**run.sh**
```bash
#!/bin/bash
# the make line also repeats each setting of config.mk as NAME=value (left out here)
make -C /OpenROAD-flow-scripts/flow DESIGN_CONFIG=/design/flow/config.mk WORK_HOME=/design/flow/orfs CLKGATE_MAP_FILE= finish
```
**constraint.sdc**
```tcl
create_clock -name core_clock -period 3.02 [get_ports {clk}]
set_input_delay 0.6040 -clock core_clock [delete_from_list [all_inputs] [get_ports {clk}]]
set_output_delay 0.6040 -clock core_clock [all_outputs]
set_load 0.01 [all_outputs]
```
**config.mk**
```make
export PLATFORM = sky130hd
export DESIGN_NAME = dual_port_ram
export DESIGN_NICKNAME = dual_port_ram
export VERILOG_FILES = /design/flow/design.v
export SDC_FILE = /design/flow/constraint.sdc
export NUM_CORES = 4
export LEC_CHECK = 0
export CAP_MARGIN = 20
export CORE_MARGIN = 2
export CORE_UTILIZATION = 72
export CTS_CLUSTER_DIAMETER = 202
export CTS_CLUSTER_SIZE = 22
export MAX_ROUTING_LAYER = met4
export PLACE_DENSITY_LB_ADDON = 0.19
export SETUP_SLACK_MARGIN = 0.87
export SLEW_MARGIN = 40
```
**design.v**
```verilog
module dual_port_ram #(
  parameter DATA_WIDTH = 8,
  parameter ADDR_WIDTH = 6
)(
  input logic clk,
  input logic rst,
  input logic [DATA_WIDTH-1 : 0] data1,
  input logic [ADDR_WIDTH-1 : 0] addr1,
  input logic enable1,
  input logic [DATA_WIDTH-1 : 0] data2,
  input logic [ADDR_WIDTH-1 : 0] addr2,
  input logic enable2,
  output logic [DATA_WIDTH-1 : 0] q1,
  output logic [DATA_WIDTH-1 : 0] q2
);
  logic [DATA_WIDTH-1 : 0] ram[0 : 2**(ADDR_WIDTH)-1];
  always@(posedge clk) begin
    if(rst) begin
      q1 <= 0;
      q2 <= 0;
    end else begin
      if (enable1) begin
        ram[addr1] <= data1;
      end else begin
        q1 <= ram[addr1];
      end 
      if (enable2) begin
        ram[addr2] <= data2;
      end else begin
        q2 <= ram[addr2];
      end 
    end 
  end
endmodule
```
==> results of run 1 <==
[area by class of cell]
type	count	area [sq um]
Antenna cell	19	47.5
Clock buffer	49	758
Fill cell	2153	6350
Inverter	17	73.8
Multi-Input combinational cell	1619	16400
Sequential cell	528	15700
Tap cell	592	741
Timing Repair Buffer	370	3810
[metal layers]
metal	track usage, %	wire length (um)	up-vias
met1	72.4	41500	13400
met4	39.6	14800	0
met5	-	0	-
met2	80.1	53700	3706
met3	27.9	27200	1350
li1	-	-	10100
[repair_timing]
item	4_1_cts	5_1_grt
pin swaps	20	32
buffers inserted	18	29
gates resized	84	91
gates cloned	2	2
setup endpoints to repair	675	513
hold endpoints to repair	0	0
[per-stage QoR]
step	instance area, sq um	util [%]
floorplan	33200	-
global placement	35500	80.7
detailed placement	35500	80.8
CTS	36800	83.7
global route	37600	85.5
finish	37600	85.5
==> reports/metrics.cfg, run 1 <==
[run_status]
status = no timing/DRC/antenna violations

[route]
vias_per_cell = 8.94
dr.pass1.iters = 14
num_vias = 28600
wl_per_cell_um = 43.0
drc = 0
drt_wl_total_um = 137000
drtIter0Drc = 7491
detail-route-antenna-nets = 0

[floorplanning]
chipArea_sq_mm = 0.0459
boundaryPins = 48
fp_util_pct = 72.5
core_region_area_sq_mm = 0.0439
die_h_um = 214
fp-row-count = 77
die_x_um = 214

[place]
gp_congestion = 1.15
hpwl_um = 88200
post-place-cells = 3075
io_buffers = 47
place_ws_ns = -0.122

[clock_tree]
clk-insertion-delay-late_ns = 0.64
cts.clk_slew.worst_paths_ns = 0.11
holdBufCountCts = 0
clk_path_buf_depth = 3
cts_tree = done
cts_sinks = 528
cts_made_buffers = 27
cts_root_buf = clkbuf_16
cts_max_level = 1

[min_path]
hold_end = q2[3]
hold_depth = 2
hp-class = reg -> reg
min_from = q2[3]

[power_and_ir_drop]
p_clk_share_pct = 27.4
switchingPower_uw = 4350
pg_comb_uw = 2900
p_seq_uw = 8180
p_sw_share_pct = 28.5
p_clk_uw = 4180
combPwrFrac_pct = 19.0
power_leader = sequential cells
power_density_mw_per_mm2 = 406
power_uw = 15300
seqPwrFrac_pct = 53.6
power.leakage_uw = 0.0126
ir_worst_vdd_mv = 0.450
p_int_uw = 10900

[setup_path]
critPathSlowestCell = a222oi_1
reg2reg_slack_ns = 0.53
critPathCapture = q1[3]
critPathTopFamily = AND-OR/OR-AND gates
critPathMaxStageDelay_ns = 0.79
worstPathMaxFanout = 8
crit_buf_inv = 4
reg2reg_to = q1[3]
crit_type = in -> reg
cp-start-kind = input port
crit_cells = 9
startpoint = addr1[2]
end_kind = register
r2r_cells = 5
crit_chain = buf_12 > buf_12 > and2b_1 > buf_4 > buf_4 > a22o_1 > a222oi_1 > o221ai_1 > o31a_1
worstPathRequired_ns = 3.55
r2r_start = ram[34][3]
arrival_ns = 3.02

[layout]
layout.cells.non_filler = 3194
area_growth_pct = 18.0
nets = 2595

[synthesis]
synthTopLogicFamily = multiplexers
avgSynthCellArea_sq_um = 13.0
async_flop_share_pct = 0
ys_sh_simple_pct = 4.78
fp_nets = 2476
netlist_area_sq_mm = 0.0318
mux_area_share_pct = 28.4
ys_seq_share_pct = 49.3
yosysTopAreaCell = edfxtp_1
synthCells = 2444
ys_sh_xor_pct = 0
synth_cell_type_count = 77
ys_cells = 2444
yosys_area_sq_mm = 0.0318
ys_dominant_reg_cell = edfxtp_1
top_cells_by_area = edfxtp_1, mux2_2, mux4_2, a221oi_1, mux2i_1
synth_dominant_cell_count = mux2_2
numSynthFlops = 528
edf_count = 512
yosys-top-cells-count = mux2_2, edfxtp_1, clkbuf_1, a221oi_1, nand2_1
synth.cellmix.adderShare_pct = 0
synthAoiAreaFrac_pct = 13.2
yosysWarnings = 1
netlist.area_leader.share_pct = 48.3

[job]
drv_cap = 0
warnings = 29

[final_timing]
finClkSkew_ns = 0.0256
max_freq_ghz = 0.402
relSlewSlack_pct = 31.8
finalClockPeriodUsage_pct = 82.4
worst_pin_slew_ns = 1.02
worst_slack_ns = 0.531
fin_hold_ws_ns = 0.560
fin_setup_tns_ns = 0
fin_crit_ns = 2.49
hold_viol = 0
rsz0062_at_grt = yes
setup_violations = 0
slew_viol_final = 0

[global_route]
grt_max_degree = 65
globalRoute.totalOverflow = 0
gr-usage-all-layers_pct = 59.9
antenna_found_initial = 13
grt_pass1_vias = 26600
grt_pass1_wl_um = 191000

==> run 2, diff against run 1 <==
CELL_PAD_IN_SITES_DETAIL_PLACEMENT = 2   (was default)
CELL_PAD_IN_SITES_GLOBAL_PLACEMENT = 1   (was default)
CORE_ASPECT_RATIO = 0.7   (was default)
CORE_MARGIN = 8   (was 2)
CORE_UTILIZATION = 30   (was 72)
CTS_CLUSTER_DIAMETER = default   (was 202)
CTS_CLUSTER_SIZE = 95   (was 22)
GPL_ROUTABILITY_DRIVEN = 1   (was default)
GPL_TIMING_DRIVEN = 0   (was default)
MAX_ROUTING_LAYER = met5   (was met4)
PLACE_DENSITY_LB_ADDON = 0.07   (was 0.19)
SETUP_SLACK_MARGIN = default   (was 0.87)
SLEW_MARGIN = 10   (was 40)
TNS_END_PERCENT = 50   (was default)
clock period = 10.0 ns   (was 3.02 ns; I/O delays follow)
==> run 2 against run 1 <==
Against the previous run:
- clock power fell by about 40%
- critical endpoint is now ram[47][2]
- area after synthesis did not move
- largest power group is now the clock network
- via count rose by 2.3%
- sequential share of layout area rose by 0.70 points
==> reports/metrics.cfg, run 2 <==
[synthesis]
yosys-top-cells-count = mux2_2, edfxtp_1, clkbuf_1, a221oi_1, nand2_1
ys_sh_simple_pct = 4.78
synth.cellmix.adderShare_pct = 0
async_flop_share_pct = 0
ys_dominant_reg_cell = edfxtp_1
ys_cells = 2444
synth_cell_type_count = 77
fp_nets = 2476
yosys_area_sq_mm = 0.0318
ys_sh_xor_pct = 0
yosysWarnings = 1
synthAoiAreaFrac_pct = 13.2
ys_seq_share_pct = 49.3
avgSynthCellArea_sq_um = 13.0
netlist.area_leader.share_pct = 48.3
mux_area_share_pct = 28.4
netlist_area_sq_mm = 0.0318
synthCells = 2444
yosysTopAreaCell = edfxtp_1
top_cells_by_area = edfxtp_1, mux2_2, mux4_2, a221oi_1, mux2i_1
edf_count = 512
synth_dominant_cell_count = mux2_2
numSynthFlops = 528
synthTopLogicFamily = multiplexers

[clock_tree]
cts_tree = done
post-cts-setup-buffers = 0
cts_root_buf = clkbuf_16
cts_made_buffers = 60
cts.clk_slew.worst_paths_ns = 0.07
holdBufCountCts = 0
clk-insertion-delay-late_ns = 0.69
ctsResizeCount = 0
clk_path_buf_depth = 3
cts_max_level = 2
cts_sinks = 528

[power_and_ir_drop]
power_density_mw_per_mm2 = 163
p_int_uw = 4140
p_seq_uw = 2470
combPwrFrac_pct = 17.1
ir_worst_vdd_mv = 0.122
switchingPower_uw = 1880
seqPwrFrac_pct = 41.0
power.leakage_uw = 0.0120
power_leader = the clock network
p_sw_share_pct = 31.2
pg_comb_uw = 1030
p_clk_share_pct = 41.9
p_clk_uw = 2520

[route]
detail-route-antenna-nets = 0
drc = 0
dr.pass1.iters = 6
wl_per_cell_um = 60.0
num_vias = 29200
drt_wl_total_um = 246000
drtIter0Drc = 5335
vias_per_cell = 7.13

[setup_path]
critPathSlowestCell = o22ai_1
critPathMaxStageDelay_ns = 1.30
r2r_cells = 6
worstPathMaxFanout = 13
r2r_start = ram[30][1]
reg2reg_to = q2[1]
cp-start-kind = input port
reg2reg_slack_ns = 6.96
critPathCapture = ram[47][2]
cp_common_cell = buf_2
worstPathRequired_ns = 10.28
end_kind = register
crit_chain = clkdlybuf4s50_1 > buf_6 > buf_4 > buf_2 > buf_2 > buf_2 > nand3_1 > o22ai_1
crit_type = in -> reg
crit_cells = 8
arrival_ns = 7.42
crit_buf_inv = 6
startpoint = addr1[2]
critPathTopFamily = buffers and inverters

[place]
gp_congestion = 1.05
hpwl_um = 180000
post-place-cells = 3957
io_buffers = 25

[final_timing]
finClkSkew_ns = 0.0353
setup_violations = 0
fin_setup_tns_ns = 0
slew_viol_final = 0
hold_viol = 0
worst_pin_slew_ns = 1.32
relSlewSlack_pct = 12.1
max_freq_ghz = 0.140
fin_crit_ns = 7.14
finalClockPeriodUsage_pct = 71.4
rsz0062_at_grt = no

[global_route]
grt_pass1_wl_um = 307000
grt_pass1_vias = 27600
antenna_found_initial = 57
globalRoute.totalOverflow = 0
gr-usage-all-layers_pct = 40.5
grt_max_degree = 16

[job]
warnings = 26
drv_cap = 0

[floorplanning]
core_region_area_sq_mm = 0.106
boundaryPins = 48
die_x_um = 405
fp-row-count = 100
die_h_um = 289
fp_util_pct = 30.1
chipArea_sq_mm = 0.117

[layout]
area_growth_pct = 16.0
layout.cells.non_filler = 4102
nets = 2638

[run_status]
status = no timing/DRC/antenna violations

[min_path]
hold_depth = 2
hold_end = q2[6]
min_from = q2[6]
hp-class = reg -> reg

run 2: routing by layer:
metal  routed length, um  track usage, %  up-vias
met5                 102               0        -
met1              101000            54.0    15600
met4               15000            20.8       18
met2               96600            55.4     2709
met3               33600            17.3      650
li1                    -               -    10200
run 2: metrics by stage:
step                hold WS [ns]  util [%]  cell area (sq um)  setup slack [ns]  total power [uW]
global placement           0.554      32.0              33900              1.46              3440
detailed placement         0.549      32.8              34600              2.46              3460
floorplan                  0.521         -              31800              5.89              2920
finish                     0.553      34.9              36900              2.86              6020
global route               0.602      34.9              36900              3.09              6040
CTS                        0.559      34.8              36800              3.15              5950
run 2: cell type report:
class | instances | area (sq um)
diodes | 16 | 40.0
plain buffers | 281 | 1350
clock buffers | 76 | 1610
clock inverters | 38 | 498
fillers | 10900 | 68800
inverters | 17 | 63.8
multi-input cells | 1618 | 14900
flip-flops and latches | 528 | 15700
well taps | 1428 | 1790
repair buffers | 100 | 1010
==> run 3, diff against run 2 <==
CELL_PAD_IN_SITES_DETAIL_PLACEMENT = default   (was 2)
CELL_PAD_IN_SITES_GLOBAL_PLACEMENT = default   (was 1)
CORE_ASPECT_RATIO = default   (was 0.7)
CORE_MARGIN = 2   (was 8)
CORE_UTILIZATION = 62   (was 30)
CTS_CLUSTER_SIZE = 28   (was 95)
GPL_ROUTABILITY_DRIVEN = default   (was 1)
GPL_TIMING_DRIVEN = default   (was 0)
MAX_ROUTING_LAYER = default   (was met5)
PLACE_DENSITY_LB_ADDON = default   (was 0.07)
SLEW_MARGIN = 20   (was 10)
TNS_END_PERCENT = default   (was 50)
clock period = 3.89 ns   (was 10.0 ns; I/O delays follow)
==> run 3 against run 2 <==
Against the previous run:
- global-route usage is 11 points higher
- area after synthesis stayed put
- clock power is 120% higher
- first-iteration DRC count is 3.0% higher
- sequential cell count stayed put
- design area is 3.0% lower
- worst setup slack worse by 2.2 ns
- power is 130% higher
- largest cell class unchanged
==> reports/metrics.cfg, run 3 <==
[synthesis]
fp_nets = 2476
synth_cell_type_count = 77
ys_sh_xor_pct = 0
ys_dominant_reg_cell = edfxtp_1
yosys_area_sq_mm = 0.0318
synthTopLogicFamily = multiplexers
numSynthFlops = 528
top_cells_by_area = edfxtp_1, mux2_2, mux4_2, a221oi_1, mux2i_1
netlist_area_sq_mm = 0.0318
yosys-top-cells-count = mux2_2, edfxtp_1, clkbuf_1, a221oi_1, nand2_1
ys_cells = 2444
synthAoiAreaFrac_pct = 13.2
yosysTopAreaCell = edfxtp_1
synth_dominant_cell_count = mux2_2
edf_count = 512
async_flop_share_pct = 0
netlist.area_leader.share_pct = 48.3
synth.cellmix.adderShare_pct = 0
yosysWarnings = 1
ys_sh_simple_pct = 4.78
avgSynthCellArea_sq_um = 13.0
mux_area_share_pct = 28.4
ys_seq_share_pct = 49.3
synthCells = 2444

[setup_path]
reg2reg_slack_ns = 1.45
cp-start-kind = input port
reg2reg_to = q1[5]
crit_chain = buf_4 > nor2b_2 > a221oi_1 > o21ai_0 > a211oi_1 > a311oi_1
critPathCapture = q2[7]
crit_buf_inv = 1
arrival_ns = 3.76
critPathMaxStageDelay_ns = 1.02
crit_type = in -> reg
worstPathMaxFanout = 22
r2r_start = ram[8][5]
critPathSlowestCell = nor2b_2
critPathTopFamily = AND-OR/OR-AND gates
r2r_cells = 6
worstPathRequired_ns = 4.44
crit_cells = 6
startpoint = addr2[0]
end_kind = register

[power_and_ir_drop]
p_clk_share_pct = 40.1
pg_comb_uw = 1950
seqPwrFrac_pct = 45.9
combPwrFrac_pct = 14.1
power.leakage_uw = 0.0121
p_int_uw = 10100
switchingPower_uw = 3700
p_seq_uw = 6350
p_sw_share_pct = 26.7
power_density_mw_per_mm2 = 387
p_clk_uw = 5550
power_leader = sequential cells
ir_worst_vdd_mv = 0.510

[final_timing]
rsz0062_at_grt = no
relSlewSlack_pct = 18.1
setup_violations = 0
fin_setup_tns_ns = 0
max_freq_ghz = 0.312
worst_pin_slew_ns = 1.23
fin_crit_ns = 3.21
finalClockPeriodUsage_pct = 82.5
worst_slack_ns = 0.680
hold_viol = 0
slew_viol_final = 0
finClkSkew_ns = 0.0422

[floorplanning]
fp_util_pct = 62.3
core_region_area_sq_mm = 0.0511
die_x_um = 231
die_h_um = 231
fp-row-count = 83
chipArea_sq_mm = 0.0532
boundaryPins = 48

[global_route]
grt_max_degree = 65
grt_pass1_wl_um = 192000
gr-usage-all-layers_pct = 51.2
globalRoute.totalOverflow = 0
antenna_found_initial = 10
grt_pass1_vias = 25400

[clock_tree]
cts.clk_slew.worst_paths_ns = 0.07
cts_made_buffers = 58
cts_max_level = 2
cts_tree = done
clk-insertion-delay-late_ns = 0.66
cts_sinks = 528
ctsResizeCount = 0
clk_path_buf_depth = 3
cts_root_buf = clkbuf_16
post-cts-setup-buffers = 0
holdBufCountCts = 0

[route]
detail-route-antenna-nets = 0
drtIter0Drc = 5493
num_vias = 26800
vias_per_cell = 8.20
wl_per_cell_um = 42.0
dr.pass1.iters = 7
drt_wl_total_um = 137000
drc = 0

[place]
place_ws_ns = 0.274
io_buffers = 47
post-place-cells = 3148
hpwl_um = 91400
gp_congestion = 1.07

[min_path]
hold_depth = 2
min_from = q2[6]
hold_end = q2[6]
hp-class = reg -> reg

[job]
warnings = 28
drv_cap = 0

[layout]
nets = 2560
area_growth_pct = 12.5
layout.cells.non_filler = 3264

[run_status]
status = no timing/DRC/antenna violations

[run 3: area by class of cell]
type	count	area [sq um]
Tap cell	680	851
Fill cell	3667	15300
Multi-Input combinational cell	1618	14800
Inverter	17	63.8
Sequential cell	528	15700
Clock inverter	40	342
Clock buffer	68	1510
Antenna cell	8	20.0
Timing Repair Buffer	305	2510
[run 3: per-stage QoR]
stage | utilization, % | hold slack, ns | area, sq um | total power [uW]
6_report | 70.1 | 0.606 | 35800 | 13800
5_1_grt | 70.1 | 0.636 | 35800 | 14000
4_1_cts | 70.1 | 0.586 | 35800 | 13700
3_5_place_dp | 66.5 | 0.577 | 34000 | 8290
3_3_place_gp | 66.4 | 0.570 | 33900 | 8250
2_1_floorplan | - | 0.521 | 31800 | 7500
[run 3: routing by layer]
metal,track usage (%),wire length [um],vias up
li1,-,-,10000
met1,65.9,46100,13100
met2,73.1,57100,2894
met5,0.643,69,-
met3,19.6,22400,777
met4,31.5,11300,6
==> run 4, diff against run 3 <==
CAP_MARGIN = 30   (was 20)
CELL_PAD_IN_SITES_GLOBAL_PLACEMENT = 1   (was default)
CORE_MARGIN = 10   (was 2)
CORE_UTILIZATION = 37   (was 62)
CTS_CLUSTER_DIAMETER = 149   (was default)
CTS_CLUSTER_SIZE = default   (was 28)
GPL_ROUTABILITY_DRIVEN = 0   (was default)
GPL_TIMING_DRIVEN = 0   (was default)
MAX_ROUTING_LAYER = met5   (was default)
PLACE_DENSITY = 0.49   (was default)
SETUP_SLACK_MARGIN = 0.08   (was default)
SLEW_MARGIN = 0   (was 20)
TNS_END_PERCENT = 95   (was default)
clock period = 3.62 ns   (was 3.89 ns; I/O delays follow)
==> run 4 against run 3 <==
Against the previous run:
- the layout now fails its checks (setup timing)
- largest power group is now the clock network
- sequential share of layout area down 2.4 points
- first-iteration DRC count grew 17%
- non-clock buffer count up 117
==> reports/metrics.cfg, run 4 <==
[route]
num_vias = 29700
drt_wl_total_um = 215000
wl_per_cell_um = 55.6
drc = 0
detail-route-antenna-nets = 0
vias_per_cell = 7.66
drtIter0Drc = 6449
dr.pass1.iters = 10

[place]
post-place-cells = 3725
hpwl_um = 155000
io_buffers = 25
place_ws_ns = -2.34

[synthesis]
ys_sh_xor_pct = 0
mux_area_share_pct = 28.4
fp_nets = 2476
yosys-top-cells-count = mux2_2, edfxtp_1, clkbuf_1, a221oi_1, nand2_1
edf_count = 512
top_cells_by_area = edfxtp_1, mux2_2, mux4_2, a221oi_1, mux2i_1
ys_seq_share_pct = 49.3
synth_dominant_cell_count = mux2_2
synthCells = 2444
synthAoiAreaFrac_pct = 13.2
ys_dominant_reg_cell = edfxtp_1
yosysTopAreaCell = edfxtp_1
async_flop_share_pct = 0
ys_cells = 2444
netlist.area_leader.share_pct = 48.3
numSynthFlops = 528
yosys_area_sq_mm = 0.0318
netlist_area_sq_mm = 0.0318
synth.cellmix.adderShare_pct = 0
synthTopLogicFamily = multiplexers
synth_cell_type_count = 77
avgSynthCellArea_sq_um = 13.0
ys_sh_simple_pct = 4.78
yosysWarnings = 1

[final_timing]
rsz0062_at_grt = yes
worst_slack_ns = -0.154
finalClockPeriodUsage_pct = 104
fin_crit_ns = 3.77
hold_viol = 0
slew_viol_final = 0
relSlewSlack_pct = 15.8
worst_pin_slew_ns = 1.26
setup_violations = 124
finClkSkew_ns = 0.0296
max_freq_ghz = 0.265

[global_route]
gr-usage-all-layers_pct = 42.2
antenna_found_initial = 36
grt_pass1_wl_um = 272000
grt_pass1_vias = 26900
globalRoute.totalOverflow = 0
grt_max_degree = 16

[clock_tree]
cts_sinks = 528
cts_tree = done
clk_path_buf_depth = 3
cts_made_buffers = 67
clk-insertion-delay-late_ns = 0.67
cts.clk_slew.worst_paths_ns = 0.07
cts_max_level = 3
cts_root_buf = clkbuf_16

[setup_path]
arrival_ns = 4.14
reg2reg_slack_ns = 0.78
critPathCapture = ram[0][1]
end_kind = register
critPathSlowestCell = o22ai_1
crit_type = in -> reg
worstPathMaxFanout = 10
cp-start-kind = input port
worstPathRequired_ns = 3.98
crit_buf_inv = 8
crit_cells = 10
critPathTopFamily = buffers and inverters
crit_chain = clkdlybuf4s15_2 > buf_6 > inv_2 > clkbuf_1 > buf_16 > clkbuf_1 > buf_8 > nand2_1 > o22ai_1 > buf_6
startpoint = addr1[2]
r2r_cells = 7
critPathMaxStageDelay_ns = 0.67
reg2reg_to = q1[5]
r2r_start = ram[8][5]

[power_and_ir_drop]
p_clk_share_pct = 43.3
power_density_mw_per_mm2 = 447
power.leakage_uw = 0.0124
seqPwrFrac_pct = 40.3
p_int_uw = 11900
p_clk_uw = 7330
p_seq_uw = 6830
pg_comb_uw = 2780
p_sw_share_pct = 29.8
ir_worst_vdd_mv = 0.340
combPwrFrac_pct = 16.4
power_leader = the clock network
switchingPower_uw = 5050

[floorplanning]
fp_util_pct = 37.3
die_h_um = 313
chipArea_sq_mm = 0.0982
core_region_area_sq_mm = 0.0853
die_x_um = 313
fp-row-count = 107
boundaryPins = 48

[layout]
area_growth_pct = 19.0
layout.cells.non_filler = 3877
nets = 2686

[run_status]
status = complete, but fails checks
violatedChecks = setup timing

[job]
drv_cap = 0
warnings = 30

[min_path]
min_from = q1[0]
hp-class = reg -> reg
hold_end = q1[0]
hold_depth = 3

==> run 4: timing repair <==
action	CTS	global route
gates resized	112	59
buffers inserted	0	1
gates cloned	0	0
hold buffers	0	0
pin swaps	0	2
hold endpoints to repair	0	0
setup endpoints to repair	738	288
==> run 4: layer usage <==
layer  GRT usage, %  routed length, um  vias to the layer above
met1           51.5              78300                    15000
met2           56.6              83400                     3279
met5           2.37                447                        -
met3           21.3              33700                     1048
met4           29.7              19500                       36
li1               -                  -                    10300
==> run 4: cell type report <==
type                       count  area [sq um]
antenna                       26          65.1
buffer                       280          1450
clock buffer                  80          1790
clock inverter                42           513
fill                        7923         47400
inverter                      17          63.8
multi-input combinational   1618         15300
sequential                   528         15700
tap                         1144          1430
timing repair buffer         142          1610
==> run 4: through the flow <==
step	utilization [%]	cell area (sq um)	TNS (ns)	hold WS [ns]	power, uW
3_5_place_dp	40.9	34900	-1030.21	0.545	9400
4_1_cts	44.1	37600	0	0.550	16600
3_3_place_gp	39.3	33500	-1558.45	0.532	9290
6_report	44.4	37900	-6.08	0.552	16900
2_1_floorplan	-	31800	0	0.521	8060
5_1_grt	44.4	37800	-0.0267	0.552	17000
==> run 5, diff against run 4 <==
CAP_MARGIN = 20   (was 30)
CELL_PAD_IN_SITES_GLOBAL_PLACEMENT = default   (was 1)
CORE_MARGIN = 2   (was 10)
CORE_UTILIZATION = 45   (was 37)
CTS_CLUSTER_DIAMETER = default   (was 149)
GPL_ROUTABILITY_DRIVEN = default   (was 0)
GPL_TIMING_DRIVEN = default   (was 0)
MAX_ROUTING_LAYER = default   (was met5)
PLACE_DENSITY = default   (was 0.49)
SETUP_SLACK_MARGIN = default   (was 0.08)
SLEW_MARGIN = 20   (was 0)
TNS_END_PERCENT = default   (was 95)
clock period = 3.33 ns   (was 3.62 ns; I/O delays follow)
==> run 5 against run 4 <==
Against the previous run:
- now clean on timing, DRC and antenna
- largest cell class unchanged
- hold slack lost 0.023 ns
- worst setup slack better by 0.49 ns
- count of clock-buffer cells in the layout is 3 lower
- critical endpoint is now q1[0]
- core utilization is 9.0 points higher
- design area down 1.3%
- die size fell by 26%
==> reports/metrics.cfg, run 5 <==
[synthesis]
synth.cellmix.adderShare_pct = 0
ys_dominant_reg_cell = edfxtp_1
yosysTopAreaCell = edfxtp_1
ys_sh_simple_pct = 4.78
yosys-top-cells-count = mux2_2, edfxtp_1, clkbuf_1, a221oi_1, nand2_1
ys_cells = 2444
top_cells_by_area = edfxtp_1, mux2_2, mux4_2, a221oi_1, mux2i_1
fp_nets = 2476
synthAoiAreaFrac_pct = 13.2
yosysWarnings = 1
netlist_area_sq_mm = 0.0318
async_flop_share_pct = 0
ys_sh_xor_pct = 0
synth_cell_type_count = 77
synth_dominant_cell_count = mux2_2
yosys_area_sq_mm = 0.0318
numSynthFlops = 528
edf_count = 512
ys_seq_share_pct = 49.3
netlist.area_leader.share_pct = 48.3
avgSynthCellArea_sq_um = 13.0
synthCells = 2444
mux_area_share_pct = 28.4
synthTopLogicFamily = multiplexers

[job]
warnings = 26
drv_cap = 0

[clock_tree]
cts_max_level = 3
ctsResizeCount = 0
clk_path_buf_depth = 3
cts_made_buffers = 66
cts_sinks = 528
cts.clk_slew.worst_paths_ns = 0.06
holdBufCountCts = 0
post-cts-setup-buffers = 0
clk-insertion-delay-late_ns = 0.63
cts_root_buf = clkbuf_16
cts_tree = done

[min_path]
hp-class = in -> reg
hold_depth = 2
min_from = data1[3]
hold_end = ram[6][3]

[layout]
nets = 2649
ff_latch_area_sq_mm = 0.0157
area_growth_pct = 17.5
combGateArea_sq_mm = 0.0148
final_util_pct = 53.4
n_fill_cell = 5909

[global_route]
grt_pass1_vias = 25700
antenna_found_initial = 4
grt_pass1_wl_um = 204000
grt_max_degree = 65
globalRoute.totalOverflow = 0
gr-usage-all-layers_pct = 39.5

[final_timing]
hold_viol = 0
worst_pin_slew_ns = 1.27
slew_viol_final = 0
setup_violations = 0
max_freq_ghz = 0.334
finClkSkew_ns = 0.0202
relSlewSlack_pct = 15.2
fin_crit_ns = 3.00
rsz0062_at_grt = no
finalClockPeriodUsage_pct = 90.0
fin_hold_ws_ns = 0.529

[floorplanning]
die_h_um = 270
die_x_um = 270
boundaryPins = 48
fp_util_pct = 45.5
core_region_area_sq_mm = 0.0700
chipArea_sq_mm = 0.0729
fp-row-count = 97

[setup_path]
crit_chain = buf_6 > nor2b_2 > buf_4 > a221oi_1 > a221oi_1 > o21ai_1 > o2111ai_1 > o31a_1
crit_cells = 8
r2r_start = ram[32][0]
worstPathMaxFanout = 30
startpoint = addr1[1]
reg2reg_to = q1[0]
critPathTopFamily = AND-OR/OR-AND gates
end_kind = register
critPathSlowestCell = o2111ai_1
crit_type = in -> reg
cp-start-kind = input port
cp_common_cell = a221oi_1
critPathMaxStageDelay_ns = 0.51
worstPathRequired_ns = 3.84
r2r_cells = 6
reg2reg_slack_ns = 0.54
critPathCapture = q1[0]
arrival_ns = 3.50
crit_buf_inv = 2

[power_and_ir_drop]
p_sw_share_pct = 26.8
ir_worst_vdd_mv = 0.479
power_leader = the clock network
pg_comb_uw = 2400
power_density_mw_per_mm2 = 463
power.leakage_uw = 0.0128
p_int_uw = 12700
p_clk_share_pct = 43.3
p_clk_uw = 7500
switchingPower_uw = 4640
seqPwrFrac_pct = 42.9
combPwrFrac_pct = 13.9
p_seq_uw = 7420

[place]
hpwl_um = 100000
gp_congestion = 1.01
io_buffers = 47

[run_status]
status = no timing/DRC/antenna violations

[route]
dr.max_layer_used = met5
dr_wl_met3_um = 20300
drc = 0
dr.pass1.iters = 6
met1Wirelength_um = 56900
drtIter0Drc = 4760
wl_per_cell_um = 40.6
num_vias = 26400
wl_met2_um = 60800
detail-route-antenna-nets = 0
drt_wl_total_um = 147000
vias_per_cell = 7.32

run 5: cell type report:
type / count / share of cell area (%)
flip-flops and latches: 528 / 42.0
multi-input cells: 1618 / 39.6
clock buffers: 77 / 4.58
clock inverters: 44 / 1.32
repair buffers: 386 / 9.19
diodes: 3 / 0.0201
inverters: 17 / 0.171
well taps: 940 / 3.14
run 5: metrics by stage:
| step | setup TNS, ns | power (uW) | std cells | cell area [sq um] | setup slack [ns] |
|---|---|---|---|---|---|
| final | 0 | 17300 | 3613 | 37400 | 0.333 |
| after floorplan | 0 | 8760 | 2444 | 31800 | 0.553 |
| after CTS | 0 | 17200 | 3610 | 37400 | 0.503 |
| after global routing | 0 | 17600 | 3610 | 37400 | 0.405 |
| after global placement | -0.848 | 9820 | 3489 | 35200 | -0.144 |
| after detailed placement | -0.349 | 9840 | 3489 | 35200 | -0.140 |
run 5: routing by layer:
metal	global-route usage, %	vias to the layer above
met5	0	-
met3	11.5	511
met4	20.0	6
met2	56.3	2367
li1	-	10200
met1	54.8	13400
==> run 6, diff against run 5 <==
CORE_UTILIZATION = 30   (was 45)
SETUP_SLACK_MARGIN = 1.09   (was default)
clock period = 5.44 ns   (was 3.33 ns; I/O delays follow)
==> run 6 against run 5 <==
Against the previous run:
- worst setup slack improved by 1.2 ns
- first-iteration DRC count is 7.7% lower
- non-clock buffer count decreased by 166
- critical endpoint is now q1[5]
- largest cell class unchanged
- largest power group is now sequential cells
==> reports/metrics.cfg, run 6 <==
[place]
io_buffers = 47
gp_congestion = 1.05
hpwl_um = 92200

[route]
drtIter0Drc = 4393
vias_per_cell = 6.50
num_vias = 25300
detail-route-antenna-nets = 0
wl_per_cell_um = 35.4
dr.pass1.iters = 8
drt_wl_total_um = 138000
drc = 0

[job]
drv_cap = 0
warnings = 26

[setup_path]
critPathMaxStageDelay_ns = 0.81
critPathCapture = q1[5]
end_kind = register
reg2reg_slack_ns = 2.60
critPathSlowestCell = a2111oi_0
worstPathRequired_ns = 5.91
r2r_start = ram[8][5]
crit_chain = buf_4 > buf_4 > inv_2 > a221o_1 > a221oi_1 > a31oi_1 > a2111oi_0 > a41oi_1
crit_buf_inv = 3
crit_type = in -> reg
critPathTopFamily = AND-OR/OR-AND gates
cp-start-kind = input port
cp_common_cell = buf_4
crit_cells = 8
reg2reg_to = q1[5]
worstPathMaxFanout = 30
startpoint = addr1[0]
r2r_cells = 6
arrival_ns = 4.39

[synthesis]
netlist_area_sq_mm = 0.0318
yosys-top-cells-count = mux2_2, edfxtp_1, clkbuf_1, a221oi_1, nand2_1
edf_count = 512
synthAoiAreaFrac_pct = 13.2
ys_sh_xor_pct = 0
numSynthFlops = 528
async_flop_share_pct = 0
synth_cell_type_count = 77
avgSynthCellArea_sq_um = 13.0
ys_cells = 2444
synthCells = 2444
top_cells_by_area = edfxtp_1, mux2_2, mux4_2, a221oi_1, mux2i_1
yosysWarnings = 1
synth.cellmix.adderShare_pct = 0
ys_seq_share_pct = 49.3
yosys_area_sq_mm = 0.0318
netlist.area_leader.share_pct = 48.3
yosysTopAreaCell = edfxtp_1
synth_dominant_cell_count = mux2_2
ys_dominant_reg_cell = edfxtp_1
synthTopLogicFamily = multiplexers
mux_area_share_pct = 28.4
fp_nets = 2476
ys_sh_simple_pct = 4.78

[power_and_ir_drop]
p_sw_share_pct = 26.6
p_seq_uw = 4550
p_clk_share_pct = 41.2
pg_comb_uw = 1310
combPwrFrac_pct = 13.2
switchingPower_uw = 2650
ir_worst_vdd_mv = 0.235
power.leakage_uw = 0.0117
p_clk_uw = 4100
power_uw = 9960
seqPwrFrac_pct = 45.7
power_leader = sequential cells
p_int_uw = 7310
power_density_mw_per_mm2 = 277

[min_path]
hp-class = reg -> reg
min_from = q2[7]
hold_depth = 2
hold_end = q2[7]

[final_timing]
worst_pin_slew_ns = 1.32
finalClockPeriodUsage_pct = 72.0
finClkSkew_ns = 0.0211
slew_viol_final = 0
fin_hold_ws_ns = 0.626
max_freq_ghz = 0.255
fin_setup_tns_ns = 0
relSlewSlack_pct = 11.7
rsz0062_at_grt = no
setup_violations = 0
hold_viol = 0
fin_crit_ns = 3.92

[global_route]
antenna_found_initial = 12
use_met2_pct = 35.7
gr-usage-all-layers_pct = 24.6
grt.busiest_layer = met2
grt_use_met1_pct = 32.7
grt_pass1_wl_um = 191000
globalRoute.totalOverflow = 0
use_met3_pct = 8.56
grt_pass1_vias = 23800
grt_max_degree = 64

[clock_tree]
cts_root_buf = clkbuf_16
cts.clk_slew.worst_paths_ns = 0.06
cts_tree = done
cts_max_level = 2
clk-insertion-delay-late_ns = 0.65
cts_sinks = 528
cts_made_buffers = 59
post-cts-setup-buffers = 0
holdBufCountCts = 0
ctsResizeCount = 0
clk_path_buf_depth = 3

[floorplanning]
die_x_um = 330
die_h_um = 330
fp-row-count = 119
fp_util_pct = 30.3
chipArea_sq_mm = 0.109
boundaryPins = 48
core_region_area_sq_mm = 0.105

[run_status]
status = no timing/DRC/antenna violations

[layout]
area_growth_pct = 12.9
nets = 2476
n_fill_cell = 10300

[run 6: cell type report]
class                           instances  area, sq um  area share, %
Timing Repair Buffer                  220         1700           4.72
Tap cell                             1391         1740           4.84
Sequential cell                       528        15700           43.6
Clock buffer                           70         1560           4.34
Multi-Input combinational cell       1618        14800           41.3
Inverter                               17         63.8          0.177
Antenna cell                            4         10.0         0.0278
Clock inverter                         39          354          0.985
[run 6: metal layers]
| metal | share of wire [%] | up-vias |
|---|---|---|
| met5 | 0.016 | - |
| met4 | 5.8 | 4 |
| met3 | 15 | 513 |
| met2 | 42 | 2245 |
| met1 | 38 | 12700 |
| li1 | - | 9835 |
[run 6: per-stage QoR]
| step | utilization [%] | cells | instance area (sq um) | worst slack, ns |
|---|---|---|---|---|
| floorplan | - | 2444 | 31800 | 2.24 |
| global placement | 32.3 | 3773 | 34000 | 1.10 |
| detailed placement | 32.3 | 3773 | 34000 | 1.14 |
| CTS | 34.1 | 3882 | 35900 | 1.79 |
| global route | 34.2 | 3883 | 35900 | 1.60 |
| finish | 34.2 | 3887 | 36000 | 1.52 |
==> run 7, diff against run 6 <==
CELL_PAD_IN_SITES_DETAIL_PLACEMENT = 1   (was default)
CELL_PAD_IN_SITES_GLOBAL_PLACEMENT = 3   (was default)
CORE_ASPECT_RATIO = 1.36   (was default)
CORE_MARGIN = 6   (was 2)
CORE_UTILIZATION = 61   (was 30)
CTS_CLUSTER_SIZE = 50   (was default)
GPL_ROUTABILITY_DRIVEN = 0   (was default)
MAX_ROUTING_LAYER = met4   (was default)
MIN_ROUTING_LAYER = met2   (was default)
PLACE_DENSITY_LB_ADDON = 0.15   (was default)
SETUP_SLACK_MARGIN = default   (was 1.09)
clock period = 10.0 ns   (was 5.44 ns; I/O delays follow)
==> run 7 against run 6 <==
Against the previous run:
- the run now fails in 3_1_place_gp_skip_io
- area after synthesis stayed put
- synthesized cell count stayed put
- die size is 47% lower
==> reports/metrics.cfg, run 7 <==
[floorplanning]
fp-row-count = 97
die_h_um = 278
fp_util_pct = 61.9
chipArea_sq_mm = 0.0579
core_region_area_sq_mm = 0.0515
die_x_um = 208

[synthesis]
ys_dominant_reg_cell = edfxtp_1
synth_cell_type_count = 77
numSynthFlops = 528
top_cells_by_area = edfxtp_1, mux2_2, mux4_2, a221oi_1, mux2i_1
synth.cellmix.adderShare_pct = 0
netlist_area_sq_mm = 0.0318
mux_area_share_pct = 28.4
yosysWarnings = 1
ys_sh_xor_pct = 0
synthTopLogicFamily = multiplexers
yosys-top-cells-count = mux2_2, edfxtp_1, clkbuf_1, a221oi_1, nand2_1
edf_count = 512
synthCells = 2444
avgSynthCellArea_sq_um = 13.0
synth_dominant_cell_count = mux2_2
fp_nets = 2476
synthAoiAreaFrac_pct = 13.2
async_flop_share_pct = 0
ys_cells = 2444
ys_seq_share_pct = 49.3
yosys_area_sq_mm = 0.0318
netlist.area_leader.share_pct = 48.3
yosysTopAreaCell = edfxtp_1
ys_sh_simple_pct = 4.78

[run_status]
run.stop_error = [ERROR FLW-0024] Place density exceeds 1.0 (current PLACE_DENSITY_LB_ADDON =  0.15). Please check if the value of  PLACE_DENSITY_LB_ADDON is between 0 and 0.99.
status = stopped before the end
haltStage = 3_1_place_gp_skip_io

==> run 8, diff against run 7 <==
CELL_PAD_IN_SITES_DETAIL_PLACEMENT = default   (was 1)
CELL_PAD_IN_SITES_GLOBAL_PLACEMENT = default   (was 3)
CORE_ASPECT_RATIO = default   (was 1.36)
CORE_MARGIN = 2   (was 6)
CORE_UTILIZATION = 72   (was 61)
CTS_CLUSTER_SIZE = 27   (was 50)
GPL_ROUTABILITY_DRIVEN = default   (was 0)
MAX_ROUTING_LAYER = default   (was met4)
MIN_ROUTING_LAYER = default   (was met2)
PLACE_DENSITY_LB_ADDON = 0.21   (was 0.15)
SETUP_SLACK_MARGIN = 0.72   (was default)
clock period = 3.15 ns   (was 10.0 ns; I/O delays follow)
==> run 8 against run 7 <==
Against the previous run:
- now clean on timing, DRC and antenna
- area after synthesis is the same
- synthesized cell count is the same
- die size shrank 21%
==> reports/metrics.cfg, run 8 <==
[setup_path]
arrival_ns = 3.22
reg2reg_to = q1[3]
worstPathRequired_ns = 3.71
startpoint = addr2[2]
critPathCapture = q2[7]
crit_type = in -> reg
cp-start-kind = input port
critPathMaxStageDelay_ns = 0.71
reg2reg_slack_ns = 0.66
worstPathMaxFanout = 29
r2r_start = ram[24][3]
r2r_cells = 5
crit_buf_inv = 2
crit_chain = buf_6 > nor2b_1 > buf_4 > a221oi_1 > a21oi_1 > o311ai_0 > a311oi_1
end_kind = register
critPathTopFamily = AND-OR/OR-AND gates
critPathSlowestCell = a21oi_1
crit_cells = 7

[final_timing]
rsz0062_at_grt = yes
fin_setup_tns_ns = 0
worst_slack_ns = 0.486
max_freq_ghz = 0.375
setup_violations = 0
finClkSkew_ns = 0.0384
fin_crit_ns = 2.66
hold_viol = 0
slew_viol_final = 0
worst_pin_slew_ns = 0.992
relSlewSlack_pct = 33.9
finalClockPeriodUsage_pct = 84.6

[min_path]
hold_end = q1[7]
hp-class = reg -> reg
min_from = q1[7]
hold_depth = 2

[job]
warnings = 29
drv_cap = 0

[synthesis]
ys_sh_xor_pct = 0
synthAoiAreaFrac_pct = 13.2
yosysTopAreaCell = edfxtp_1
ys_seq_share_pct = 49.3
ys_cells = 2444
avgSynthCellArea_sq_um = 13.0
synth.cellmix.adderShare_pct = 0
async_flop_share_pct = 0
netlist.area_leader.share_pct = 48.3
synth_cell_type_count = 77
edf_count = 512
yosys-top-cells-count = mux2_2, edfxtp_1, clkbuf_1, a221oi_1, nand2_1
netlist_area_sq_mm = 0.0318
ys_dominant_reg_cell = edfxtp_1
top_cells_by_area = edfxtp_1, mux2_2, mux4_2, a221oi_1, mux2i_1
fp_nets = 2476
mux_area_share_pct = 28.4
numSynthFlops = 528
yosys_area_sq_mm = 0.0318
synth_dominant_cell_count = mux2_2
synthCells = 2444
ys_sh_simple_pct = 4.78
synthTopLogicFamily = multiplexers
yosysWarnings = 1

[global_route]
antenna_found_initial = 12
grt.busiest_layer = met2
gr-usage-all-layers_pct = 59.1
grt_pass1_wl_um = 194000
globalRoute.totalOverflow = 0
use_met3_pct = 30.9
grt_max_degree = 65
grt_use_met1_pct = 69.4
grt_pass1_vias = 27300
use_met2_pct = 82.8

[route]
wl_per_cell_um = 42.4
drtIter0Drc = 7001
drt_wl_total_um = 139000
detail-route-antenna-nets = 0
dr.pass1.iters = 13
vias_per_cell = 8.71
num_vias = 28500
drc = 0

[power_and_ir_drop]
power_leader = sequential cells
p_seq_uw = 7840
seqPwrFrac_pct = 46.7
switchingPower_uw = 4640
combPwrFrac_pct = 15.5
power_density_mw_per_mm2 = 454
p_clk_uw = 6340
power.leakage_uw = 0.0127
pg_comb_uw = 2600
p_clk_share_pct = 37.8
p_sw_share_pct = 27.7
p_int_uw = 12100
ir_worst_vdd_mv = 0.521

[layout]
layout.cells.non_filler = 3267
final_util_pct = 84.2
nets = 2656
n_fill_cell = 2235
area_growth_pct = 16.2

[floorplanning]
die_h_um = 214
die_x_um = 214
boundaryPins = 48
fp-row-count = 77
core_region_area_sq_mm = 0.0439
chipArea_sq_mm = 0.0459
fp_util_pct = 72.5

[clock_tree]
clk-insertion-delay-late_ns = 0.67
cts_root_buf = clkbuf_16
cts_tree = done
holdBufCountCts = 0
cts_max_level = 2
cts_sinks = 528
cts_made_buffers = 54
cts.clk_slew.worst_paths_ns = 0.06
clk_path_buf_depth = 3

[place]
io_buffers = 47
hpwl_um = 90200
post-place-cells = 3159
place_ws_ns = -0.0292
gp_congestion = 1.10

[run_status]
status = no timing/DRC/antenna violations

==> run 8: final cells by class <==
| cell class | count | area (sq um) | area share (%) |
|---|---|---|---|
| inverters | 17 | 63.8 | 0.173 |
| clock buffers | 63 | 1390 | 3.74 |
| diodes | 9 | 22.5 | 0.0609 |
| well taps | 592 | 741 | 2.00 |
| clock inverters | 35 | 285 | 0.771 |
| repair buffers | 405 | 3660 | 9.90 |
| flip-flops and latches | 528 | 15700 | 42.4 |
| multi-input cells | 1618 | 15100 | 40.9 |
==> run 8: what timing repair did <==
| action | 4_1_cts | 5_1_grt |
|---|---|---|
| buffers inserted | 0 | 1 |
| setup endpoints to repair | 34 | 172 |
| gates resized | 6 | 33 |
| pin swaps | 0 | 4 |
| cloned | 0 | 0 |
==> run 8: metal layers <==
metal	vias to the layer above	share of wire, %
met4	10	11
met1	13200	30
met2	3732	40
met3	1319	20
li1	10200	-
met5	-	0.15
==> run 8: per-stage QoR <==
| step | total power, uW | hold slack [ns] | instance area, sq um |
|---|---|---|---|
| 6_report | 16800 | 0.596 | 37000 |
| 5_1_grt | 16900 | 0.589 | 37000 |
| 4_1_cts | 16400 | 0.587 | 36800 |
| 3_5_place_dp | 10300 | 0.577 | 35100 |
| 3_3_place_gp | 10200 | 0.566 | 35100 |
| 2_1_floorplan | 9270 | 0.521 | 32000 |
==> run 9, diff against run 8 <==
ABC_AREA = 1   (was default)
CTS_CLUSTER_SIZE = default   (was 27)
PLACE_DENSITY = 0.37   (was default)
PLACE_DENSITY_LB_ADDON = default   (was 0.21)
SETUP_SLACK_MARGIN = default   (was 0.72)
clock period = 8.02 ns   (was 3.15 ns; I/O delays follow)
==> run 9 against run 8 <==
Against the previous run:
- largest power group unchanged
- critical endpoint is now ram[43][6]
- design area shrank 3.2%
- critical path depth shrank 2
- still clean
- register-to-register slack gained 5.2 ns
==> reports/metrics.cfg, run 9 <==
[run_status]
status = no timing/DRC/antenna violations

[final_timing]
rsz0062_at_grt = no
max_freq_ghz = 0.193
fin_crit_ns = 5.17
fin_setup_tns_ns = 0
relSlewSlack_pct = 14.3
slew_viol_final = 0
fin_hold_ws_ns = 0.582
setup_violations = 0
finalClockPeriodUsage_pct = 64.5
worst_pin_slew_ns = 1.29
hold_viol = 0
finClkSkew_ns = 0.0327

[global_route]
use_met3_pct = 21.9
grt_max_degree = 153
grt_use_met1_pct = 67.9
use_met2_pct = 72.8
grt.busiest_layer = met2
grt_pass1_vias = 31400
globalRoute.totalOverflow = 0
grt_pass1_wl_um = 188000
gr-usage-all-layers_pct = 52.7
antenna_found_initial = 8

[setup_path]
worstPathRequired_ns = 8.29
crit_chain = buf_4 > inv_4 > nor4_4 > nand2_1 > o21ai_1
end_kind = register
reg2reg_to = q2[6]
critPathCapture = ram[43][6]
critPathSlowestCell = nor4_4
crit_type = in -> reg
critPathTopFamily = simple AND/OR/NAND/NOR gates
reg2reg_slack_ns = 5.89
arrival_ns = 5.44
r2r_cells = 10
r2r_start = ram[46][6]
crit_buf_inv = 2
worstPathMaxFanout = 80
crit_cells = 5
critPathMaxStageDelay_ns = 1.15
cp-start-kind = input port
startpoint = addr2[1]

[clock_tree]
clk-insertion-delay-late_ns = 0.65
cts_root_buf = clkbuf_16
ctsResizeCount = 0
holdBufCountCts = 0
cts_sinks = 528
cts_made_buffers = 54
post-cts-setup-buffers = 0
cts.clk_slew.worst_paths_ns = 0.06
cts_tree = done
clk_path_buf_depth = 3
cts_max_level = 2

[floorplanning]
die_h_um = 221
core_region_area_sq_mm = 0.0465
fp_util_pct = 72.8
chipArea_sq_mm = 0.0487
boundaryPins = 48
die_x_um = 221
fp-row-count = 79

[synthesis]
synthCells = 4991
fp_nets = 5023
mux_area_share_pct = 0
ys_sh_simple_pct = 37.2
synthAoiAreaFrac_pct = 10.2
netlist_area_sq_mm = 0.0338
ys_cells = 4991
avgSynthCellArea_sq_um = 6.78
yosys_area_sq_mm = 0.0338
top_cells_by_area = edfxtp_1, nand2_1, o21ai_0, clkbuf_1, inv_1
numSynthFlops = 528
yosysWarnings = 1
yosysTopAreaCell = edfxtp_1
ys_sh_xor_pct = 0
ys_seq_share_pct = 46.4
synth_dominant_cell_count = nand2_1
synth.cellmix.adderShare_pct = 0
yosys-top-cells-count = nand2_1, o21ai_0, edfxtp_1, clkbuf_1, inv_1
async_flop_share_pct = 0
synthTopLogicFamily = simple AND/OR/NAND/NOR gates
edf_count = 512
ys_dominant_reg_cell = edfxtp_1
netlist.area_leader.share_pct = 45.5
synth_cell_type_count = 27

[route]
drc = 0
drtIter0Drc = 7260
vias_per_cell = 6.50
drt_wl_total_um = 129000
wl_per_cell_um = 23.7
num_vias = 35300
detail-route-antenna-nets = 0
dr.pass1.iters = 14

[power_and_ir_drop]
power_density_mw_per_mm2 = 182
power.leakage_uw = 0.0172
p_int_uw = 4660
power_leader = sequential cells
p_sw_share_pct = 28.4
p_seq_uw = 3070
switchingPower_uw = 1850
pg_comb_uw = 917
ir_worst_vdd_mv = 0.179
p_clk_uw = 2530
combPwrFrac_pct = 14.1
p_clk_share_pct = 38.8
seqPwrFrac_pct = 47.1

[min_path]
hold_depth = 4
hold_end = q2[4]
hp-class = reg -> reg
min_from = q2[4]

[job]
warnings = 31
drv_cap = 0

[layout]
nets = 4814
final_util_pct = 77.1
area_growth_pct = 5.86
fin_area_sq_mm = 0.0358

[place]
hpwl_um = 74200
gp_congestion = 1.02
postPlaceCellArea_sq_mm = 0.0340
io_buffers = 47

[run 9: routing by layer]
metal / share of wire (%) / wire length (um)
met1: 32 / 41200
met2: 40 / 51100
met3: 20 / 25700
met4: 8.3 / 10700
met5: 0.078 / 101
[run 9: layout make-up]
cell class | count | area (sq um)
fillers | 3643 | 10700
clock inverters | 35 | 288
well taps | 607 | 759
clock buffers | 64 | 1410
multi-input cells | 3935 | 16100
inverters | 156 | 611
diodes | 6 | 15.0
repair buffers | 107 | 922
flip-flops and latches | 528 | 15700
[run 9: stage by stage]
step	cells	setup WS, ns	total power (uW)
2_1_floorplan	4991	4.32	3660
5_1_grt	5436	2.89	6630
3_3_place_gp	5327	2.58	3950
6_report	5438	2.85	6510
3_5_place_dp	5329	2.51	3970
4_1_cts	5428	3.18	6390
==> run 10, diff against run 9 <==
ABC_AREA = default   (was 1)
CORE_MARGIN = 6   (was 2)
CORE_UTILIZATION = 30   (was 72)
GPL_ROUTABILITY_DRIVEN = 0   (was default)
MAX_ROUTING_LAYER = met4   (was default)
PLACE_DENSITY = default   (was 0.37)
clock period = 10.0 ns   (was 8.02 ns; I/O delays follow)
==> run 10 against run 9 <==
Against the previous run:
- sequential power is 19% lower
- largest power group unchanged
- clock skew shrank 0.015 ns
- critical endpoint is now ram[46][1]
- via count is 28% lower
- combinational power is 24% lower
- sequential cell count stayed put
- still clean on timing, DRC and antenna
==> reports/metrics.cfg, run 10 <==
[min_path]
hp-class = reg -> reg
min_from = q2[7]
hold_depth = 2
hold_end = q2[7]

[floorplanning]
die_h_um = 338
die_x_um = 338
chipArea_sq_mm = 0.114
fp-row-count = 118
core_region_area_sq_mm = 0.104
boundaryPins = 48
fp_util_pct = 30.5

[job]
warnings = 26
drv_cap = 0

[synthesis]
ys_seq_share_pct = 49.3
ys_cells = 2444
yosysTopAreaCell = edfxtp_1
fp_nets = 2476
netlist_area_sq_mm = 0.0318
synthTopLogicFamily = multiplexers
synth_dominant_cell_count = mux2_2
yosys_area_sq_mm = 0.0318
yosys-top-cells-count = mux2_2, edfxtp_1, clkbuf_1, a221oi_1, nand2_1
avgSynthCellArea_sq_um = 13.0
top_cells_by_area = edfxtp_1, mux2_2, mux4_2, a221oi_1, mux2i_1
ys_sh_xor_pct = 0
ys_dominant_reg_cell = edfxtp_1
edf_count = 512
yosysWarnings = 1
numSynthFlops = 528
synth_cell_type_count = 77
netlist.area_leader.share_pct = 48.3
synth.cellmix.adderShare_pct = 0
synthCells = 2444
mux_area_share_pct = 28.4
synthAoiAreaFrac_pct = 13.2
ys_sh_simple_pct = 4.78
async_flop_share_pct = 0

[final_timing]
rsz0062_at_grt = no
fin_crit_ns = 5.58
finalClockPeriodUsage_pct = 55.8
slew_viol_final = 0
worst_pin_slew_ns = 1.23
relSlewSlack_pct = 17.3
max_freq_ghz = 0.179
setup_violations = 0
fin_setup_tns_ns = 0
hold_viol = 0
finClkSkew_ns = 0.0179

[global_route]
grt.busiest_layer = met2
globalRoute.totalOverflow = 0
antenna_found_initial = 9
grt_pass1_vias = 23500
use_met3_pct = 8.70
grt_pass1_wl_um = 192000
use_met2_pct = 33.1
grt_max_degree = 67
grt_use_met1_pct = 31.2
gr-usage-all-layers_pct = 23.8

[clock_tree]
holdBufCountCts = 0
clk-insertion-delay-late_ns = 0.65
post-cts-setup-buffers = 0
cts_root_buf = clkbuf_16
cts_sinks = 528
cts.clk_slew.worst_paths_ns = 0.06
cts_max_level = 2
clk_path_buf_depth = 3
cts_tree = done
ctsResizeCount = 0
cts_made_buffers = 58

[setup_path]
cp-start-kind = input port
critPathSlowestCell = o21ai_0
reg2reg_slack_ns = 7.24
crit_cells = 7
critPathCapture = ram[46][1]
worstPathMaxFanout = 48
cp_common_cell = buf_4
r2r_cells = 6
end_kind = register
arrival_ns = 5.83
startpoint = addr1[1]
critPathMaxStageDelay_ns = 0.97
reg2reg_to = q1[5]
crit_buf_inv = 3
crit_type = in -> reg
worstPathRequired_ns = 10.26
r2r_start = ram[8][5]
critPathTopFamily = buffers and inverters
crit_chain = buf_6 > buf_4 > nor2b_4 > buf_4 > and2_1 > nand2_1 > o21ai_0

[power_and_ir_drop]
p_sw_share_pct = 27.1
switchingPower_uw = 1440
p_clk_share_pct = 40.1
combPwrFrac_pct = 13.2
ir_worst_vdd_mv = 0.128
pg_comb_uw = 699
power_uw = 5300
p_int_uw = 3870
power_leader = sequential cells
power.leakage_uw = 0.0111
power_density_mw_per_mm2 = 151
seqPwrFrac_pct = 46.7
p_clk_uw = 2130
p_seq_uw = 2480

[route]
drt_wl_total_um = 139000
dr.pass1.iters = 10
vias_per_cell = 6.76
num_vias = 25600
drtIter0Drc = 5137
detail-route-antenna-nets = 0
drc = 0
wl_per_cell_um = 36.7

[run_status]
status = no timing/DRC/antenna violations

[layout]
final_util_pct = 33.6
area_growth_pct = 10.2
nets = 2378

[place]
hpwl_um = 85600
io_buffers = 47

-- run 10: layout make-up --
class / instances / area [sq um]
antenna: 10 / 25.0
clock buffer: 71 / 1520
clock inverter: 36 / 282
fill: 10200 / 69300
inverter: 17 / 63.8
multi-input combinational: 1618 / 14800
sequential: 528 / 15700
tap: 1380 / 1730
timing repair buffer: 123 / 957
-- run 10: metal layers --
layer  vias up  share of wire [%]
met5         -                  0
met2      2519                 40
met1     12700                 37
met3       633                 16
li1       9671                  -
met4         0                6.5
-- run 10: metrics by stage --
stage	setup slack [ns]	hold slack (ns)	cell area (sq um)	std cells
floorplan	5.89	0.521	31800	2444
global placement	4.16	0.577	33300	3666
detailed placement	4.03	0.581	33300	3666
CTS	4.68	0.594	35100	3773
global route	4.51	0.637	35100	3781
finish	4.42	0.625	35100	3783
==> run 11, diff against run 10 <==
ABC_AREA = 1   (was default)
CAP_MARGIN = 0   (was 20)
CORE_MARGIN = 2   (was 6)
CORE_UTILIZATION = 72   (was 30)
CTS_CLUSTER_SIZE = 10   (was default)
MAX_ROUTING_LAYER = default   (was met4)
PLACE_DENSITY_LB_ADDON = 0.06   (was default)
SLEW_MARGIN = 40   (was 20)
TNS_END_PERCENT = 10   (was default)
clock period = 5.13 ns   (was 10.0 ns; I/O delays follow)
==> run 11 against run 10 <==
Against the previous run:
- sequential share of layout area is 1.5 points lower
- global-route usage is 28 points higher
- register-to-register slack worse by 4.2 ns
- sequential power is 94% higher
- cell count is 45% higher
- largest power group unchanged
- die size is 57% lower
- worst setup slack worse by 3.0 ns
- critical endpoint is now ram[51][6]
- hold slack worse by 0.0073 ns
- clock skew is 0.022 ns higher
- synthesized cell count is 100% higher
- routed wire length is 8.9% lower
==> reports/metrics.cfg, run 11 <==
[setup_path]
critPathTopFamily = simple AND/OR/NAND/NOR gates
crit_chain = clkdlybuf4s50_1 > inv_1 > nand2_2 > nor4_4 > nand2_1 > o21ai_1
critPathCapture = ram[51][6]
end_kind = register
critPathSlowestCell = nor4_4
crit_cells = 6
cp-start-kind = input port
worstPathRequired_ns = 5.39
r2r_start = ram[57][1]
startpoint = rst
crit_buf_inv = 2
crit_type = in -> reg
reg2reg_slack_ns = 3.09
reg2reg_to = q1[1]
arrival_ns = 3.99
critPathMaxStageDelay_ns = 0.76
r2r_cells = 12
worstPathMaxFanout = 17

[synthesis]
yosys-top-cells-count = nand2_1, o21ai_0, edfxtp_1, clkbuf_1, inv_1
numSynthFlops = 528
top_cells_by_area = edfxtp_1, nand2_1, o21ai_0, clkbuf_1, inv_1
synth_dominant_cell_count = nand2_1
synthCells = 4991
synth_cell_type_count = 27
synthTopLogicFamily = simple AND/OR/NAND/NOR gates
mux_area_share_pct = 0
yosys_area_sq_mm = 0.0338
netlist.area_leader.share_pct = 45.5
yosysTopAreaCell = edfxtp_1
async_flop_share_pct = 0
avgSynthCellArea_sq_um = 6.78
synthAoiAreaFrac_pct = 10.2
yosysWarnings = 1
ys_cells = 4991
ys_seq_share_pct = 46.4
edf_count = 512
netlist_area_sq_mm = 0.0338
ys_dominant_reg_cell = edfxtp_1
fp_nets = 5023
ys_sh_xor_pct = 0
synth.cellmix.adderShare_pct = 0
ys_sh_simple_pct = 37.2

[layout]
area_growth_pct = 7.30
nets = 4887

[clock_tree]
clk_path_buf_depth = 3
cts_tree = done
cts_made_buffers = 59
post-cts-setup-buffers = 0
cts.clk_slew.worst_paths_ns = 0.06
clk-insertion-delay-late_ns = 0.66
cts_sinks = 528
ctsResizeCount = 0
cts_max_level = 2
cts_root_buf = clkbuf_16
holdBufCountCts = 0

[final_timing]
setup_violations = 0
fin_hold_ws_ns = 0.618
finalClockPeriodUsage_pct = 72.9
fin_crit_ns = 3.74
finClkSkew_ns = 0.0402
slew_viol_final = 0
relSlewSlack_pct = 32.2
fin_setup_tns_ns = 0
worst_pin_slew_ns = 1.01
rsz0062_at_grt = no
hold_viol = 0
max_freq_ghz = 0.268

[power_and_ir_drop]
p_seq_uw = 4810
power_density_mw_per_mm2 = 279
power_uw = 10100
switchingPower_uw = 2820
power.leakage_uw = 0.0175
p_clk_uw = 3870
pg_comb_uw = 1430
ir_worst_vdd_mv = 0.280
combPwrFrac_pct = 14.2
seqPwrFrac_pct = 47.6
p_int_uw = 7300
p_clk_share_pct = 38.3
p_sw_share_pct = 27.8
power_leader = sequential cells

[global_route]
grt_max_degree = 133
grt_pass1_vias = 31500
gr-usage-all-layers_pct = 51.7
globalRoute.totalOverflow = 0
antenna_found_initial = 8
grt_pass1_wl_um = 187000

[floorplanning]
fp-row-count = 79
die_x_um = 221
boundaryPins = 48
die_h_um = 221
fp_util_pct = 72.8
core_region_area_sq_mm = 0.0465
chipArea_sq_mm = 0.0487

[route]
num_vias = 35400
vias_per_cell = 6.43
drt_wl_total_um = 127000
detail-route-antenna-nets = 0
dr.pass1.iters = 13
drtIter0Drc = 7679
wl_per_cell_um = 23.0
drc = 0

[min_path]
hold_end = q1[1]
min_from = q1[1]
hold_depth = 4
hp-class = reg -> reg

[job]
warnings = 30
drv_cap = 0

[place]
hpwl_um = 76600
io_buffers = 47

[run_status]
status = no timing/DRC/antenna violations

[run 11: metrics by stage]
step	worst slack [ns]	utilization, %	instance area (sq um)	instances
CTS	1.65	78.0	36200	5492
global route	1.40	78.0	36300	5492
floorplan	2.01	-	33800	4991
global placement	0.628	74.3	34500	5399
detailed placement	1.00	74.5	34600	5401
finish	1.39	78.1	36300	5502
[run 11: final cells by class]
type                       instances  area (sq um)
tap                              607           759
antenna                           10          25.0
clock inverter                     1          5.00
clock buffer                      90          1650
sequential                       528         15700
fill                            3445         10200
timing repair buffer             175          1470
multi-input combinational       3935         16100
inverter                         156           609
[run 11: per-layer routing]
metal | vias to the layer above | share of wire (%) | GRT usage [%]
li1 | 15600 | - | -
met4 | 8 | 8.3 | 32.1
met2 | 3728 | 39 | 70.7
met3 | 901 | 20 | 22.7
met5 | - | 0.070 | 0.909
met1 | 15100 | 32 | 67.2
==> run 12, diff against run 11 <==
ABC_AREA = default   (was 1)
CAP_MARGIN = 20   (was 0)
CORE_UTILIZATION = 30   (was 72)
CTS_CLUSTER_SIZE = default   (was 10)
GPL_ROUTABILITY_DRIVEN = default   (was 0)
PLACE_DENSITY_LB_ADDON = default   (was 0.06)
SLEW_MARGIN = 20   (was 40)
TNS_END_PERCENT = default   (was 10)
clock period = 3.5 ns   (was 5.13 ns; I/O delays follow)
==> run 12 against run 11 <==
Against the previous run:
- combinational power up 55%
- still clean
- highest routed layer unchanged
- critical path depth unchanged
- routed wire length up 12%
- worst setup slack worse by 0.98 ns
- largest power group unchanged
- cell count down 27%
- synthesized cell count down 51%
- sequential cell count unchanged
- via count down 27%
- sequential share of layout area down 1.4 points
- first-iteration DRC count down 43%
==> reports/metrics.cfg, run 12 <==
[final_timing]
finalClockPeriodUsage_pct = 88.3
worst_slack_ns = 0.411
finClkSkew_ns = 0.0332
slew_viol_final = 0
fin_crit_ns = 3.09
rsz0062_at_grt = no
hold_viol = 0
fin_setup_tns_ns = 0
worst_pin_slew_ns = 0.919
relSlewSlack_pct = 37.2
max_freq_ghz = 0.324
setup_violations = 0

[floorplanning]
die_h_um = 330
fp_util_pct = 30.3
boundaryPins = 48
core_region_area_sq_mm = 0.105
chipArea_sq_mm = 0.109
fp-row-count = 119
die_x_um = 330

[synthesis]
synthCells = 2444
ys_seq_share_pct = 49.3
ys_cells = 2444
synth_cell_type_count = 77
synth.cellmix.adderShare_pct = 0
synthAoiAreaFrac_pct = 13.2
ys_dominant_reg_cell = edfxtp_1
yosys-top-cells-count = mux2_2, edfxtp_1, clkbuf_1, a221oi_1, nand2_1
edf_count = 512
fp_nets = 2476
top_cells_by_area = edfxtp_1, mux2_2, mux4_2, a221oi_1, mux2i_1
synth_dominant_cell_count = mux2_2
yosys_area_sq_mm = 0.0318
avgSynthCellArea_sq_um = 13.0
numSynthFlops = 528
netlist.area_leader.share_pct = 48.3
ys_sh_xor_pct = 0
yosysWarnings = 1
ys_sh_simple_pct = 4.78
mux_area_share_pct = 28.4
yosysTopAreaCell = edfxtp_1
async_flop_share_pct = 0
synthTopLogicFamily = multiplexers
netlist_area_sq_mm = 0.0318

[min_path]
hold_depth = 2
min_from = data1[5]
hold_end = ram[53][5]
hp-class = in -> reg

[power_and_ir_drop]
pg_comb_uw = 2210
power.leakage_uw = 0.0125
seqPwrFrac_pct = 44.4
p_clk_uw = 6620
p_sw_share_pct = 26.6
p_seq_uw = 7070
p_int_uw = 11700
p_clk_share_pct = 41.7
power_leader = sequential cells
ir_worst_vdd_mv = 0.427
power_density_mw_per_mm2 = 424
combPwrFrac_pct = 13.9
power_uw = 15900
switchingPower_uw = 4240

[route]
drtIter0Drc = 4397
wl_per_cell_um = 35.1
drt_wl_total_um = 142000
detail-route-antenna-nets = 0
dr.pass1.iters = 8
drc = 0
num_vias = 25900
vias_per_cell = 6.43

[global_route]
grt.busiest_layer = met2
gr-usage-all-layers_pct = 25.3
grt_max_degree = 65
grt_use_met1_pct = 34.4
grt_pass1_wl_um = 196000
use_met2_pct = 37.8
grt_pass1_vias = 24400
use_met3_pct = 6.76
globalRoute.totalOverflow = 0
antenna_found_initial = 6

[clock_tree]
clk-insertion-delay-late_ns = 0.66
cts.clk_slew.worst_paths_ns = 0.07
clk_path_buf_depth = 3
post-cts-setup-buffers = 0
ctsResizeCount = 0
cts_sinks = 528
cts_tree = done
holdBufCountCts = 0
cts_max_level = 2
cts_root_buf = clkbuf_16
cts_made_buffers = 59

[job]
drv_cap = 0
warnings = 26

[place]
place_ws_ns = 0.0620
io_buffers = 47
gp_congestion = 1.04
hpwl_um = 99700
postPlaceCellArea_sq_mm = 0.0355
post-place-cells = 3915

[layout]
ff_latch_area_sq_mm = 0.0157
layout.cells.non_filler = 4027
n_fill_cell = 10200
nets = 2617
area_growth_pct = 17.9
combGateArea_sq_mm = 0.0148
fin_area_sq_mm = 0.0375

[setup_path]
reg2reg_to = q1[5]
critPathMaxStageDelay_ns = 0.84
r2r_cells = 6
cp_common_cell = nor2_1
crit_buf_inv = 1
critPathTopFamily = AND-OR/OR-AND gates
arrival_ns = 3.62
crit_chain = clkdlybuf4s50_1 > nor2_1 > nand2_1 > o32ai_1 > nor2_1 > a311oi_1
critPathCapture = q2[0]
worstPathMaxFanout = 14
cp-start-kind = input port
critPathSlowestCell = o32ai_1
crit_type = in -> reg
crit_cells = 6
startpoint = addr2[3]
end_kind = register
reg2reg_slack_ns = 0.61
r2r_start = ram[12][5]
worstPathRequired_ns = 4.03

[run_status]
status = no timing/DRC/antenna violations

run 12: area by class of cell:
class,count,share of cell area [%]
inverters,17,0.170
clock buffers,67,4.13
well taps,1391,4.64
repair buffers,361,8.51
diodes,3,0.0200
clock inverters,42,1.22
multi-input cells,1618,39.5
flip-flops and latches,528,41.8
run 12: stage by stage:
step                hold slack, ns  util, %
floorplan                    0.521        -
global placement             0.575     33.7
detailed placement           0.572     33.7
CTS                          0.531     35.6
global route                 0.559     35.6
finish                       0.546     35.7
run 12: layer usage:
| metal | vias to the layer above | share of wire, % |
|---|---|---|
| li1 | 10100 | - |
| met1 | 13200 | 39 |
| met2 | 2117 | 43 |
| met3 | 400 | 13 |
| met4 | 4 | 5.1 |
| met5 | - | 0.017 |
Power figures rest on the tool's default switching activity, not on a simulated workload.
